## SOBEL
module  SOBEL(clk,reset,busy,ready,iaddr,idata,cdata_rd,cdata_wr,caddr_rd,caddr_wr,cwr,crd,csel	);
For scale: about 1800 cells after synthesis, roughly 160 flip-flops, roughly 81 I/O pins, roughly 13000 µm² of cells after synthesis.
clock: 8.57 ns
lec_check: 0
abc_area: 1
cap_margin: 20
core_margin: 2
core_utilization: 72
cts_cluster_diameter: 400
cts_cluster_size: 95
place_density_lb_addon: 0.05
slew_margin: 20
run.sh (not shown) runs the stock make flow with config.mk's settings and CLKGATE_MAP_FILE=.
The first run produced a layout that fails on negative setup slack.
Next try:
--- a/flow/config.mk
+++ b/flow/config.mk
@@ -9,7 +9,4 @@
 export CAP_MARGIN = 20
 export CORE_MARGIN = 2
-export CORE_UTILIZATION = 72
-export CTS_CLUSTER_DIAMETER = 400
-export CTS_CLUSTER_SIZE = 95
-export PLACE_DENSITY_LB_ADDON = 0.05
+export CORE_UTILIZATION = 68
 export SLEW_MARGIN = 20
==> flow/constraint.sdc (replaced) <==
create_clock -name core_clock -period 7.38 [get_ports {clk}]
set_input_delay 1.4760 -clock core_clock [delete_from_list [all_inputs] [get_ports {clk}]]
set_output_delay 1.4760 -clock core_clock [all_outputs]
set_load 0.01 [all_outputs]
The changed run finished but fails on negative setup slack.
Worst setup slack gets worse by 0.35 ns.
Hold slack gets worse by 0.0091 ns.
Global-route usage is lower by 0.35 points.
Fmax is higher by about 9%.
Next try:
--- a/flow/config.mk
+++ b/flow/config.mk
@@ -6,7 +6,6 @@
 export NUM_CORES = 4
 export LEC_CHECK = 0
-export ABC_AREA = 1
 export CAP_MARGIN = 20
 export CORE_MARGIN = 2
-export CORE_UTILIZATION = 68
+export CORE_UTILIZATION = 22
 export SLEW_MARGIN = 20
==> flow/constraint.sdc (replaced) <==
create_clock -name core_clock -period 9.3 [get_ports {clk}]
set_input_delay 1.8600 -clock core_clock [delete_from_list [all_inputs] [get_ports {clk}]]
set_output_delay 1.8600 -clock core_clock [all_outputs]
set_load 0.01 [all_outputs]
The new run finished with timing, DRC and antenna clean; final cell count grows slightly; clock-buffer cell count shrinks by 2; clock skew hardly moves; area after synthesis shrinks by a few percent; wire length shrinks by about a fifth; final area shrinks by a little under a tenth; non-clock buffer count shrinks by 124.
Next try:
--- a/flow/config.mk
+++ b/flow/config.mk
@@ -8,4 +8,4 @@
 export CAP_MARGIN = 20
 export CORE_MARGIN = 2
-export CORE_UTILIZATION = 22
+export CORE_UTILIZATION = 40
 export SLEW_MARGIN = 20
==> flow/constraint.sdc (replaced) <==
create_clock -name core_clock -period 9.6 [get_ports {clk}]
set_input_delay 1.9200 -clock core_clock [delete_from_list [all_inputs] [get_ports {clk}]]
set_output_delay 1.9200 -clock core_clock [all_outputs]
set_load 0.01 [all_outputs]
Final cell count is lower by 17%; non-clock buffer count is lower by 34; final area is lower by 6.5%; register-to-register slack gets better by 0.20 ns; wire length is lower by 8.8%; core utilization is higher by 19 points; area after synthesis stays the same; setup slack gets better by 0.20 ns.


Starting RTL as in the previous note.
==> flow/config.mk <==
export PLATFORM = sky130hd
export DESIGN_NAME = SOBEL
export DESIGN_NICKNAME = SOBEL
export VERILOG_FILES = /design/flow/design.v
export SDC_FILE = /design/flow/constraint.sdc
export NUM_CORES = 4
export LEC_CHECK = 0
export CAP_MARGIN = 0
export CORE_MARGIN = 2
export CORE_UTILIZATION = 72
export SLEW_MARGIN = 20
==> flow/constraint.sdc <==
create_clock -name core_clock -period 7.95 [get_ports {clk}]
set_input_delay 1.5900 -clock core_clock [delete_from_list [all_inputs] [get_ports {clk}]]
set_output_delay 1.5900 -clock core_clock [all_outputs]
set_load 0.01 [all_outputs]
The baseline did not get past 5_1_grt with GRT-0232.
==> next run, changes <==
- ABC_AREA: default -> 1
- CTS_CLUSTER_SIZE: default -> 11
- PLACE_DENSITY: default -> 0.42
- clock period: 7.95 -> 8.57 ns (I/O delays scaled with it)
Now the flow completed and failed the layout checks on negative setup slack.
Die area is higher by 4.7%.
Area after synthesis rose by about 5%.
Synthesized cell count increases by about 24%.
==> next run, changes <==
- ABC_AREA: 1 -> default
- CAP_MARGIN: 0 -> 20
- CTS_CLUSTER_SIZE: 11 -> default
- PLACE_DENSITY: 0.42 -> 0.75
- clock period: 8.57 -> 8.76 ns (I/O delays scaled with it)
The changed run ran to the end with violations: negative setup slack. Worst setup slack loses 0.87 ns. Register-to-register slack loses 0.87 ns. Final area went down by a few percent. Routed wire length went up by about a fifth. Area after synthesis went down by a few percent. Die area went down by a few percent. Fmax went down by roughly a tenth.
==> next run, changes <==
- PLACE_DENSITY: 0.75 -> default
- SETUP_SLACK_MARGIN: default -> -0.56
- clock period: 8.76 -> 8.39 ns (I/O delays scaled with it)
The changed run finished with negative setup slack left.
First-iteration DRC count decreases by a quarter to a third.
Hold slack is better by 0.0038 ns.
Cell count stays flat.
Global-route usage decreases by 1.1 points.
